## build 89
==> flow/design.v <==
module alu16bit (
  input clk,                 
  input reset,               
  input [2:0] operation,     
  input [15:0] operand_A,
  input [15:0] operand_B,
  output reg [31:0] result, 
  output reg carry_flag,
  output reg zero_flag
);
parameter [2:0] ADD  = 3'b000,
                SUB  = 3'b001,
                MUL  = 3'b010,
                AND  = 3'b011,
                OR   = 3'b100,
                NAND = 3'b101,
                NOR  = 3'b110,
                XOR  = 3'b111;
reg [31:0] alu_result;  
reg alu_carry;
reg alu_zero;
always @(*) begin
  alu_result = 32'b0;
  alu_carry  = 1'b0;
  alu_zero   = 1'b0;
  case (operation)
    ADD: begin
      {alu_carry, alu_result} = {1'b0, operand_A} + {1'b0, operand_B};
      alu_zero = (alu_result[15:0] == 16'b0);
    end
    SUB: begin
      {alu_carry, alu_result} = {1'b0, operand_A} - {1'b0, operand_B};
      alu_zero = (alu_result[15:0] == 16'b0);
    end
    MUL: begin
      alu_result = operand_A * operand_B;   
      alu_zero = (alu_result == 32'b0);
    end
    AND: begin
      alu_result = {16'b0, (operand_A & operand_B)};
      alu_zero = (alu_result[15:0] == 16'b0);
    end
    OR: begin
      alu_result = {16'b0, (operand_A | operand_B)};
      alu_zero = (alu_result[15:0] == 16'b0);
    end
    NAND: begin
      alu_result = {16'b0, ~(operand_A & operand_B)};
      alu_zero = (alu_result[15:0] == 16'b0);
    end
    NOR: begin
      alu_result = {16'b0, ~(operand_A | operand_B)};
      alu_zero = (alu_result[15:0] == 16'b0);
    end
    XOR: begin
      alu_result = {16'b0, (operand_A ^ operand_B)};
      alu_zero = (alu_result[15:0] == 16'b0);
    end
    default: begin
      alu_result = 32'b0;
      alu_carry  = 1'b0;
      alu_zero   = 1'b1;
    end
  endcase
end
always @(posedge clk) begin
  if (reset) begin
    result     <= 32'b0;
    carry_flag <= 1'b0;
    zero_flag  <= 1'b0;
  end else begin
    result     <= alu_result;
    carry_flag <= alu_carry;
    zero_flag  <= alu_zero;
  end
end
endmodule
make LEC_CHECK=0 ABC_AREA=0 CAP_MARGIN=30 CELL_PAD_IN_SITES_DETAIL_PLACEMENT=2 CORE_MARGIN=3 CORE_UTILIZATION=60 CTS_CLUSTER_SIZE=86 GPL_ROUTABILITY_DRIVEN=1 MAX_ROUTING_LAYER=met5 MIN_ROUTING_LAYER=met2 PLACE_DENSITY_LB_ADDON=0.06 SETUP_SLACK_MARGIN=0.85 SLEW_MARGIN=25 TNS_END_PERCENT=75 finish   # period 12.4 ns
run.sh (not shown) runs the stock make flow with config.mk's settings and CLKGATE_MAP_FILE=.
What ended build 89 was a tool error in detailed placement (3_5_place_dp); the run never finished.
What build 64 does differently from build 89 at the input level:
- MIN_ROUTING_LAYER: met2 -> unset
- CTS_CLUSTER_SIZE: 86 -> unset
- SLEW_MARGIN: 25 -> 20
- CELL_PAD_IN_SITES_DETAIL_PLACEMENT: 2 -> unset
- SETUP_SLACK_MARGIN: 0.85 -> unset
- CORE_UTILIZATION: 60 -> 65
- MAX_ROUTING_LAYER: met5 -> unset
- GPL_ROUTABILITY_DRIVEN: 1 -> unset
- ABC_AREA: 0 -> unset
- CAP_MARGIN: 30 -> 20
- TNS_END_PERCENT: 75 -> unset
- PLACE_DENSITY_LB_ADDON: 0.06 -> unset
- CORE_MARGIN: 3 -> 2
- the clock period (ns, I/O delays scaled along): 12.4 -> 5.62
Notes after the runs:
- In the tables for build 64 and build 89, floorplan core density reads higher with build 64.
- Die size: build 64 is under build 89
- Die boundary width was lower in build 64 than in build 89.
- The flow ended early for build 64: it failed with a tool error in global routing (5_1_grt).
Changes in build 31 relative to build 64:
- ABC_AREA newly set to 1
- CORE_UTILIZATION changed from 65 to 69
- CTS_CLUSTER_SIZE newly set to 100
- the clock period (ns, I/O delays scaled along) changed from 5.62 to 7.11
==> comparison <==
Against build 64, floorplan die height in build 31 rose slightly.
Build 31 ends up with lower area fraction in full adders, half adders and majority gates than build 64 does.
Summary of build 31 over build 64: count of distinct cell types in the synthesized netlist -about 40%; number of gates resized after CTS has decreased; die outline area went up by about 3.4%.
Changes observed in build 31 relative to build 64: average instance area after synthesis saw a decrease, width of the chip up 1.7%, total cell area reported by yosys after synthesis now sits higher, count of library flops with an enable pin was more or less identical, cell count in the Yosys report increased 31%.
Run status, build 64: aborted in global routing (5_1_grt), error GRT-0116
Status: build 31 FAILED at global routing (5_1_grt) (tool error)
Changes in build 76 relative to build 31:
- ABC_AREA removed (was 1)
- CORE_UTILIZATION changed from 69 to 40
- SETUP_SLACK_MARGIN newly set to -0.22
- CTS_CLUSTER_DIAMETER newly set to 379
- the clock period (ns, I/O delays scaled along) changed from 7.11 to 7.2
### Flow results
Finished, but not clean: build 76, with negative setup slack.
Delta(total nets after synthesis, build 76 - build 31) < 0
AND-OR/OR-AND share of the synthesized area (lower): build 31
Area after synthesis (build 76 / build 31): 0.910

---

## 12-13
RTL: the design.v shown in full above, as it stands there.
Settings: LEC_CHECK=0, ABC_AREA=0, CAP_MARGIN=5, CELL_PAD_IN_SITES_DETAIL_PLACEMENT=2, CORE_MARGIN=5, CORE_UTILIZATION=60, CTS_CLUSTER_DIAMETER=102, CTS_CLUSTER_SIZE=12, GPL_ROUTABILITY_DRIVEN=1, MAX_ROUTING_LAYER=met4, MIN_ROUTING_LAYER=met1, PLACE_DENSITY_LB_ADDON=0.18, SETUP_SLACK_MARGIN=0.85, SLEW_MARGIN=20, TNS_END_PERCENT=40; clock period 12.4 ns.
12-13: DPL-0033 in detailed placement -> run aborted
--- input diff 12-13..07-04 ---
Settings: ABC_AREA no longer set, was 0; SETUP_SLACK_MARGIN no longer set, was 0.85; CAP_MARGIN now 20, was 5; CORE_UTILIZATION now 66, was 60; PLACE_DENSITY_LB_ADDON no longer set, was 0.18; CORE_MARGIN now 2, was 5; CELL_PAD_IN_SITES_DETAIL_PLACEMENT no longer set, was 2; MIN_ROUTING_LAYER no longer set, was met1; CTS_CLUSTER_DIAMETER now 57, was 102; TNS_END_PERCENT now 5, was 40; CTS_CLUSTER_SIZE no longer set, was 12; GPL_ROUTABILITY_DRIVEN no longer set, was 1; the clock period (ns, I/O delays scaled along) now 7.2, was 12.4.
## What came out
07-04 finished all stages; layout check result: FAIL, due to negative setup slack.
From 12-13 to 07-04, xor and xnor area share after synthesis did not move at all.
Going from 12-13 to 07-04, placeable core area shrinks by about 10%.
For the number of core rows, 07-04 came in about 6% lower than 12-13 did.
Synthesized cell count came out exactly the same in 07-04 and 12-13.
Against 12-13, 07-04 comes in about 8% lower on vertical die size.

---

== run 1 ==
Starts from the design.v that is shown in full above.
make LEC_CHECK=0 CAP_MARGIN=20 CORE_MARGIN=2 CORE_UTILIZATION=67 CTS_CLUSTER_DIAMETER=358 MAX_ROUTING_LAYER=met4 SLEW_MARGIN=20 TNS_END_PERCENT=5 finish   # period 7.2 ns
Seen in the log of run 1: GRT-0116 during global routing, after which the run never completed.
Inputs modified between run 1 and run 2:
- a deleted MAX_ROUTING_LAYER that had been met4
- an added CELL_PAD_IN_SITES_GLOBAL_PLACEMENT of 3
- a change of CORE_MARGIN from 2 to 3
- an added GPL_TIMING_DRIVEN of 0
- a change of TNS_END_PERCENT from 5 to 30
- a deleted CTS_CLUSTER_DIAMETER that had been 358
- a change of CORE_UTILIZATION from 67 to 40
- an added GPL_ROUTABILITY_DRIVEN of 0
- an added SETUP_SLACK_MARGIN of -0.55
- a change of SLEW_MARGIN from 20 to 5
### Flow results
Diff run 1 and run 2: number of standard-cell rows in the floorplan lower in run 1. Complete run, failing final checks: run 2, reason negative setup slack. Taking run 1 as the reference point, the overall die area of run 2 rises by about 70%. Summary: with run 1 as the reference, number of setup buffers added after CTS in run 2 moved down by more than 10%.
## Diff of input files: run 3 against run 2
- a change of CORE_MARGIN from 3 to 2
- a change of SLEW_MARGIN from 5 to 20
- a change of TNS_END_PERCENT from 30 to 5
- a deleted CELL_PAD_IN_SITES_GLOBAL_PLACEMENT that had been 3
- a deleted SETUP_SLACK_MARGIN that had been -0.55
- a deleted GPL_ROUTABILITY_DRIVEN that had been 0
- a deleted GPL_TIMING_DRIVEN that had been 0
- a change of CORE_UTILIZATION from 40 to 58
[summary]
- Of run 3 and run 2, the lower number of antenna violations at the first check in global routing belongs to run 3.
- Relative to run 2, the final cell area reported for run 3 is higher.
- From the logs: run 3 reached the end of the flow and failed the layout checks with negative setup slack.
- In run 2 the implementation completed, yet the final layout does not meet the checks, the culprit being negative setup slack.
- Run 3 against run 2: non-clock buffer share of cell area went up, cell count after synthesis roughly the same.
- On aggregate negative setup slack: run 3 sits above run 2.
- On area added between synthesis and finish, the higher figure sits with run 3, not run 2.
- Run 3 against run 2; final non-filler cell total is up by a few percent.
- Between run 2 and run 3, routed length on met1 decreased.
- Run 3 falls short of run 2 in via count.
### run 3 -> run 4
- MAX_ROUTING_LAYER newly set to met4
- TNS_END_PERCENT removed (was 5)
- CTS_CLUSTER_SIZE newly set to 57
- CORE_UTILIZATION changed from 58 to 65
### Flow results
Although run 3 finished all stages, its layout failed final checks on negative setup slack.
Status: run 4 FAILED at global routing (tool error)
Looking at chip area, run 4 sits about 10% below run 3.
The final reports for run 4 and run 3 show cell count after placement lower in the former.
Run 3 has higher vertical die size than run 4.
Run 4 vs run 3, standard-cell row count went down by 5.7%.
In the reports for run 3 and run 4, the larger die boundary width belongs to run 3.
Where post-DP HPWL is concerned, run 3 is better than run 4.
Run 4 ended with less placed instance area than run 3.

---

== v28 ==
RTL: the design.v shown in full above, as it stands there.
make LEC_CHECK=0 CAP_MARGIN=20 CORE_MARGIN=2 CORE_UTILIZATION=66 CTS_CLUSTER_DIAMETER=51 MAX_ROUTING_LAYER=met4 SLEW_MARGIN=20 TNS_END_PERCENT=5 finish   # period 7.2 ns
[flow] v28 | stages: complete | final checks: fail | reason: negative setup slack
The inputs of v3 differ from those of v28 as listed below.
--- a/flow/config.mk
+++ b/flow/config.mk
@@ -9,5 +9,5 @@
 export CORE_MARGIN = 2
-export CORE_UTILIZATION = 66
-export CTS_CLUSTER_DIAMETER = 51
-export MAX_ROUTING_LAYER = met4
+export CORE_UTILIZATION = 69
+export CTS_CLUSTER_DIAMETER = 358
+export PLACE_DENSITY = 0.66
 export SLEW_MARGIN = 20
Notes after the runs:
Number of buffers on the longest clock path: v3 vs v28 identical
Comparing v3 against v28, there is no change at all in multiplexer area fraction after synthesis.
Comparing v28 and v3, the higher number of resized instances in the post-cts repair step was measured on v3.
Re placement-stage worst setup slack: v28 was higher than v3.
v3 -> v28: placed cell area flat
I/O pin count: v3 vs v28 identical
Run status, v3: aborted in global routing (5_1_grt), error GRT-0116
Per the comparison of v3 with v28, number of placement rows shrank by 1, die area fell by about 4%, core footprint fell by 740 sq um.
diff inputs: v3 => v1
--- a/flow/config.mk
+++ b/flow/config.mk
@@ -9,6 +9,5 @@
 export CORE_MARGIN = 2
-export CORE_UTILIZATION = 69
-export CTS_CLUSTER_DIAMETER = 358
-export PLACE_DENSITY = 0.66
+export CORE_UTILIZATION = 65
+export HOLD_SLACK_MARGIN = -0.09
 export SLEW_MARGIN = 20
-export TNS_END_PERCENT = 5
+export TNS_END_PERCENT = 100
==> comparison <==
For v1, the flow was terminated by a tool error in global routing (5_1_grt) and produced no final design.
In v1, the count of buffers added by post-CTS timing repair for setup came out 20% below the value in v3.
Pre-CTS setup slack (higher): v1
[compare] base=v3 new=v1: effective utilization at floorplan fell 3.5 points; overall die width rose about 3%; number of sinks handled by clock tree synthesis about even.

---

RTL: the design.v shown in full above, as it stands there.
export LEC_CHECK = 0
export ABC_AREA = 0
export CAP_MARGIN = 30
export CELL_PAD_IN_SITES_DETAIL_PLACEMENT = 0
export CORE_MARGIN = 2
export CORE_UTILIZATION = 64
export CTS_CLUSTER_DIAMETER = 57
export CTS_CLUSTER_SIZE = 68
export GPL_ROUTABILITY_DRIVEN = 1
export HOLD_SLACK_MARGIN = 0.08
export MAX_ROUTING_LAYER = met5
export MIN_ROUTING_LAYER = met1
export PLACE_DENSITY_LB_ADDON = 0.06
export SLEW_MARGIN = 25
create_clock -name core_clock -period 7.35 [get_ports {clk}]
The starting point finished with setup timing left.
Rerun with:
- ABC_AREA: 0 -> default
- CAP_MARGIN: 30 -> 20
- CELL_PAD_IN_SITES_DETAIL_PLACEMENT: 0 -> default
- CORE_UTILIZATION: 64 -> 39
- CTS_CLUSTER_DIAMETER: 57 -> default
- CTS_CLUSTER_SIZE: 68 -> default
- GPL_ROUTABILITY_DRIVEN: 1 -> default
- HOLD_SLACK_MARGIN: 0.08 -> default
- MAX_ROUTING_LAYER: met5 -> default
- MIN_ROUTING_LAYER: met1 -> default
- PLACE_DENSITY_LB_ADDON: 0.06 -> default
- SLEW_MARGIN: 25 -> 20
- clock period: 7.35 -> 7.11 ns (I/O delays scaled with it)
Result: Now the flow completed with no timing, DRC or antenna violations. Setup slack gets better by 0.39 ns. First-iteration DRC count drops by 52%. Die area increases by 62%. Cell count rises by 8.6%. Count of clock-buffer cells in the layout is lower by 2. Global-route usage drops by 22 points. Flip-flop count stays the same. Hold slack hardly moves. Final area goes up by 4.5%.
Rerun with:
- ABC_AREA: default -> 1
- CORE_UTILIZATION: 39 -> 62
- clock period: 7.11 -> 6.0 ns (I/O delays scaled with it)
=>
- The new run died in global routing (5_1_grt) (GRT-0116)
- area after synthesis went up by 9.9%
- die area went down by 30%
- synthesized cell count went up by 31%
Rerun with:
- ABC_AREA: 1 -> default
- CORE_UTILIZATION: 62 -> 40
- clock period: 6.0 -> 7.11 ns (I/O delays scaled with it)
With this change the flow went through all stages and came out clean.
Synthesized cell count fell by 24%.
Synthesized area fell by 9.0%.
Die area rose by 40%.
Rerun with:
- CORE_UTILIZATION: 40 -> 58
- SETUP_SLACK_MARGIN: default -> 1.49
- clock period: 7.11 -> 5.09 ns (I/O delays scaled with it)
Outcome: With this change the flow ended with an error in global routing (5_1_grt) with GRT-0232; die size goes down by a quarter to a third; area after synthesis is unchanged; synthesized cell count stays the same.

---

// alu16bit: RTL as listed in full above, without the edits since
==> flow/config.mk <==
export PLATFORM = sky130hd
export DESIGN_NAME = alu16bit
export DESIGN_NICKNAME = alu16bit
export VERILOG_FILES = /design/flow/design.v
export SDC_FILE = /design/flow/constraint.sdc
export NUM_CORES = 4
export LEC_CHECK = 0
export CAP_MARGIN = 15
export CORE_ASPECT_RATIO = 1.98
export CORE_MARGIN = 2
export CORE_UTILIZATION = 40
export CTS_CLUSTER_DIAMETER = 210
export CTS_CLUSTER_SIZE = 99
export SLEW_MARGIN = 20
==> flow/constraint.sdc <==
create_clock -name core_clock -period 7.2 [get_ports {clk}]
set_input_delay 1.4400 -clock core_clock [delete_from_list [all_inputs] [get_ports {clk}]]
set_output_delay 1.4400 -clock core_clock [all_outputs]
set_load 0.01 [all_outputs]
The baseline completed, yet does not pass: setup timing.
Next try:
- CAP_MARGIN: 15 -> 20
- CORE_ASPECT_RATIO: 1.98 -> unset
- CTS_CLUSTER_DIAMETER: 210 -> unset
- CTS_CLUSTER_SIZE: 99 -> unset
Outcome: With this change the flow completed with no timing, DRC or antenna violations. First-iteration DRC count grows slightly. Die area is about the same. Wire length shrinks by roughly a tenth. Via count shrinks by a few percent. Cell area shrinks by a few percent. Core utilization shrinks by 1.1 points. Maximum frequency grows by a few percent.
Next try:
- CORE_UTILIZATION: 40 -> 53
- PLACE_DENSITY: unset -> 0.8
- SETUP_SLACK_MARGIN: unset -> -0.22
Outcome:
- The new run completed, yet does not pass: setup timing
- cell area drops by 5.0%
- non-clock buffer count drops by 72
- wire length drops by 2.5%
- worst setup slack loses 0.31 ns
